run A:
## AMBA_AXI_ram
module AMBA_AXI_ram
#(
	parameter ID_WIDTH = 4,
	parameter ADDR_WIDTH = 8,
	parameter DATA_WIDTH = 16,
	parameter BRESP_WIDTH = 3,
	parameter WR_MEM_DELAY = 0,
	parameter RD_MEM_DELAY = 0
)
(
	clk,
	rst_n,
	s_axi_awvalid,
	s_axi_awready,
	s_axi_awid,
	s_axi_awaddr,
	s_axi_awlen,
	s_axi_awsize,
	s_axi_awburst, 							 
	s_axi_wvalid,
	s_axi_wready,
	s_axi_wdata,
	s_axi_wstrb, 
	s_axi_wlast,
	s_axi_bvalid,
	s_axi_bready,
	s_axi_bid,
	s_axi_bresp,
	s_axi_arvalid,
	s_axi_arready,
	s_axi_arid,
	s_axi_araddr,
	s_axi_arlen,
	s_axi_arsize,
	s_axi_arburst,
	s_axi_rvalid,
	s_axi_rready,
	s_axi_rid,
	s_axi_rdata,
	s_axi_rresp,
	s_axi_rlast
);
For scale: about 12,000 cells after synthesis, about 2,100 flip-flops, roughly 0.096 sq mm of cells after synthesis.
make LEC_CHECK=0 ABC_AREA=1 CAP_MARGIN=20 CORE_MARGIN=2 CORE_UTILIZATION=66 CTS_CLUSTER_SIZE=99 PLACE_DENSITY=0.36 SLEW_MARGIN=20 TNS_END_PERCENT=10 finish   # period 1.74 ns
run.sh (not shown) runs the stock make flow with config.mk's settings and CLKGATE_MAP_FILE=.
To summarise run A: no stage aborted, but the layout did not pass its checks, failing on negative setup slack.
### run A -> run B
Settings: CORE_UTILIZATION changed from 66 to 70; PLACE_DENSITY removed (was 0.36); MAX_ROUTING_LAYER newly set to met5; TNS_END_PERCENT changed from 10 to 15; CTS_CLUSTER_SIZE changed from 99 to 20; CORE_ASPECT_RATIO newly set to 0.87; SETUP_SLACK_MARGIN newly set to 1.0; CTS_CLUSTER_DIAMETER newly set to 43; the clock period (ns, I/O delays scaled along) changed from 1.74 to 4.08.
Results
| run A | all stages done | FAIL | negative setup slack |. Run B finished every step from synthesis to the final layout, and the layout passed the timing, design-rule and antenna checks. Run B vs run A on worst hold path stage count: run B is the lower one. [compare] base=run A new=run B: area overhead of the layout relative to synthesis decreased by 16 points relative to the old numbers, number of buffers created by CTS decreased by 24 relative to the old numbers. Changes observed in run B relative to run A: combinational power share saw a decrease; critical path buffer and inverter count saw a decrease; met1 wire length saw a decrease; number of gates resized after cts saw a decrease.
#### Input delta (run C over run B)
Settings: SETUP_SLACK_MARGIN: 1.0 -> 1.41; CORE_UTILIZATION: 70 -> 65; CORE_ASPECT_RATIO: 0.87 -> unset; CTS_CLUSTER_DIAMETER: 43 -> unset; CTS_CLUSTER_SIZE: 20 -> 57; ABC_AREA: 1 -> unset; MAX_ROUTING_LAYER: met5 -> unset; TNS_END_PERCENT: 15 -> unset; the clock period (ns, I/O delays scaled along): 4.08 -> 5.5.
Findings:
- | core utilization | higher: run B |
- In the flow results for run C and run B, the maximum fanout along the worst path is smaller on run C.
- Looking at unique cell type count in the Yosys netlist, run C sits about 130% above run B.
## Diff of input files: run D against run C
Settings: SETUP_SLACK_MARGIN removed (was 1.41); CTS_CLUSTER_SIZE changed from 57 to 11; TNS_END_PERCENT newly set to 20; CORE_UTILIZATION changed from 65 to 57; the clock period (ns, I/O delays scaled along) changed from 5.5 to 2.89.
Results
Complete run, failing final checks: run D, reason negative setup slack. Compared with run C, run D shows share of power burned in the clock network lower by 2.6 points. From run C to run D the numbers moved as follows: part of the total power dissipated in combinational logic grew by 4.6 points; post-route worst hold slack shows a reduction of 0.014 ns; well-tap cell count now larger; non-clock buffer count went up by 1,263.
For run E, these inputs were changed with respect to run D:
Settings: swapping 11 for 20 in CTS_CLUSTER_SIZE; putting CORE_ASPECT_RATIO at 0.87 where nothing was set; swapping 57 for 70 in CORE_UTILIZATION; putting CTS_CLUSTER_DIAMETER at 69 where nothing was set; putting MAX_ROUTING_LAYER at met5 where nothing was set; swapping 20 for 15 in TNS_END_PERCENT; putting ABC_AREA at 1 where nothing was set; swapping 2.89 for 4.08 in the clock period (ns, I/O delays scaled along).
## What came out
Run E went all the way through synthesis, placement and routing and the layout is clean on timing, DRC and antenna.
Re multi-input logic portion of the cell area: run E is 4.6 points up on run D.
Where maximum resistive drop on vdd is concerned, run D is outperformed by run E.
Total buffers and inverters traversed by the critical path, run D and run E, lower one = run E.
Relative to run D, run E improves wire length of the first global-routing pass.
For run F, these inputs were changed with respect to run E:
Settings: ABC_AREA removed (was 1); CORE_UTILIZATION changed from 70 to 58; CTS_CLUSTER_SIZE removed (was 20); the clock period (ns, I/O delays scaled along) changed from 4.08 to 4.02.
Results
- Summary across run E and run F: the single failing run is run F.
- Layout checks on run F: not met. Flow itself completed; violations: negative setup slack.
- In run F, non-filler instance count after layout is lower than in run E.
- Met2 track demand over resource in run F vs run E: up 9.1 points
- Tap cell count: run F vs run E up 21%
- Sort run E and run F by non-clock buffer count, ascending, and run E comes first.
- Relative to run E, the overall chip area measured on run F has increased by more than 10%.
- The per-cell via count in the routed design reported for run F is greater than that of run E by about 27%.
- Changes observed in run F relative to run E: cell count after synthesis lost 4,903, worst setup slack fell 0.35 ns, sequential share of layout area fell 4.4 points.
- Instance area after placement: run F vs run E up about 6%

* * *

v15:
Starting RTL as in the previous note.
## AMBA_AXI_ram
module AMBA_AXI_ram
#(
	parameter ID_WIDTH = 4,
	parameter ADDR_WIDTH = 8,
	parameter DATA_WIDTH = 16,
	parameter BRESP_WIDTH = 3,
	parameter WR_MEM_DELAY = 0,
	parameter RD_MEM_DELAY = 0
)
(
	clk,
	rst_n,
	s_axi_awvalid,
	s_axi_awready,
	s_axi_awid,
	s_axi_awaddr,
	s_axi_awlen,
	s_axi_awsize,
	s_axi_awburst, 							 
	s_axi_wvalid,
	s_axi_wready,
	s_axi_wdata,
	s_axi_wstrb, 
	s_axi_wlast,
	s_axi_bvalid,
	s_axi_bready,
	s_axi_bid,
	s_axi_bresp,
	s_axi_arvalid,
	s_axi_arready,
	s_axi_arid,
	s_axi_araddr,
	s_axi_arlen,
	s_axi_arsize,
	s_axi_arburst,
	s_axi_rvalid,
	s_axi_rready,
	s_axi_rid,
	s_axi_rdata,
	s_axi_rresp,
	s_axi_rlast
);
Settings: LEC_CHECK=0, ABC_AREA=0, CAP_MARGIN=40, CELL_PAD_IN_SITES_DETAIL_PLACEMENT=1, CORE_MARGIN=2, CORE_UTILIZATION=67, CTS_CLUSTER_DIAMETER=57, GPL_TIMING_DRIVEN=1, MAX_ROUTING_LAYER=met5, PLACE_DENSITY_LB_ADDON=0.23, SETUP_SLACK_MARGIN=1.92, SLEW_MARGIN=35, TNS_END_PERCENT=40; clock period 8.15 ns.
v15: it failed with a tool error in global routing, so there are no final results.
The following lists how v41 was set up differently from v15:
- ABC_AREA: 0 -> unset
- CELL_PAD_IN_SITES_GLOBAL_PLACEMENT: unset -> 2
- CORE_ASPECT_RATIO: unset -> 0.81
- CTS_CLUSTER_DIAMETER: 57 -> unset
- SLEW_MARGIN: 35 -> 20
- CAP_MARGIN: 40 -> 10
- SETUP_SLACK_MARGIN: 1.92 -> unset
- GPL_TIMING_DRIVEN: 1 -> unset
- CELL_PAD_IN_SITES_DETAIL_PLACEMENT: 1 -> unset
- MAX_ROUTING_LAYER: met5 -> met4
- CORE_UTILIZATION: 67 -> 40
- PLACE_DENSITY_LB_ADDON: 0.23 -> unset
- the clock period (ns, I/O delays scaled along): 8.15 -> 6.16
Results
v41 completed end to end with timing, DRC and antenna clean.
Taking v15 as the reference, in v41 clock tree buffer depth climbed 1, number of standard cells reported by yosys roughly the same, placer's final routability congestion estimate went down 10%.
v41 against v15: floorplan die width saw an increase; total die size climbed 96000 um2; placement-stage worst setup slack fell by 1380 ps; instance area at placement up 3.0%.
Inputs modified between v41 and v37:
- TNS_END_PERCENT changed from 40 to 10
- CORE_UTILIZATION changed from 40 to 66
- CELL_PAD_IN_SITES_GLOBAL_PLACEMENT removed (was 2)
- CAP_MARGIN changed from 10 to 20
- MAX_ROUTING_LAYER removed (was met4)
- CORE_ASPECT_RATIO removed (was 0.81)
- PLACE_DENSITY newly set to 0.36
- the clock period (ns, I/O delays scaled along) changed from 6.16 to 2.2
Notes after the runs:
- Between v41 and v37, the difference in number of instances in the synthesized netlist is negligible.
- The worst-case setup slack after placement of v37 falls short of that of v41 by 3190 ps.
- Stage in which a tool error killed v37: global routing.
- v41 → v37: half-perimeter wire length after detailed placement now sits lower; routability-driven placement congestion ratio grew by 21%; floorplan die height now sits lower.
- Count of input and output buffers: v37 vs v41, no meaningful difference
- The fraction of the core area occupied by cells at floorplan number comes out lower for v41 vs v37.
- Going from v41 to v37, maximum clock path buffer count shrinks by 1.
### v37 -> v44
- clearing PLACE_DENSITY, which used to be 0.36
- putting PLACE_DENSITY_LB_ADDON at 0.0 where nothing was set
- swapping 66 for 53 in CORE_UTILIZATION
- swapping 2.2 for 2.92 in the clock period (ns, I/O delays scaled along)
- Run status, v37: aborted in global routing, error GRT-0116
- v44: all stages done; final checks FAILED (setup timing).
- Relative to v37, the total die size of v44 is higher by 36000 um2.
- v44 vs v37: placed cell area up
- Delta (v44 minus v37): floorplan row count rose by 12%; post-cts repair resize count fell by 71%; H-tree depth stayed essentially flat; weighted congestion at the end of routability-driven global placement fell by 0.14.
Input changes introduced in v25 (baseline for comparison: v44):
- clearing TNS_END_PERCENT, which used to be 10
- swapping 53 for 47 in CORE_UTILIZATION
- clearing PLACE_DENSITY_LB_ADDON, which used to be 0.0
- swapping 2.92 for 5.19 in the clock period (ns, I/O delays scaled along)
==> comparison <==
[v44] flow finished | final checks: failed | reasons: setup timing
No stage failed in v25, and the final checks on the layout all came back clean.
Measured against each other, v44 and v25 differ in maximum clock frequency, the higher figure coming from v44.
Re critical path depth: v25 is 2 down on v44.
Peak ir drop on the vdd network in v25 vs v44: down about 36%
[compare] base=v44 new=v25: sum of negative setup slack went up, cell area went down.
In the reports for v44 and v25, the smaller worst path required time belongs to v44.
Of v44 and v25, the run reporting the higher core utilization was v44.
From v44 to v25, sequential-to-total area share from yosys stat did not move at all.
Going from v44 to v25, the starting density of the core was found to have gone down by 5.9 points.
v25 against v44: minimum setup slack in the final design has increased; part of the total power dissipated in combinational logic fell by 4.2 points.
Changes in v2 relative to v25:
- changing CORE_UTILIZATION from 47 to 65
- setting HOLD_SLACK_MARGIN to 0.3 for the first time
- setting SETUP_SLACK_MARGIN to 0.97 for the first time
- setting CTS_CLUSTER_SIZE to 57 for the first time
- changing the clock period (ns, I/O delays scaled along) from 5.19 to 3.8
- FAIL v2 @ global routing: tool exited with error
- v2 vs v25: quantity of hold-fixing buffers added after cts up in v2
- Going from v25 to v2, width of the chip went down; chip height went down; post-synthesis average cell area did not really move; count of placed standard cells including taps went down.
- v25 → v2: worst setup slack after placement went down by 780 ps, quantity of gates resized following cts went up by 330.
Power and IR drop assume default switching activity.
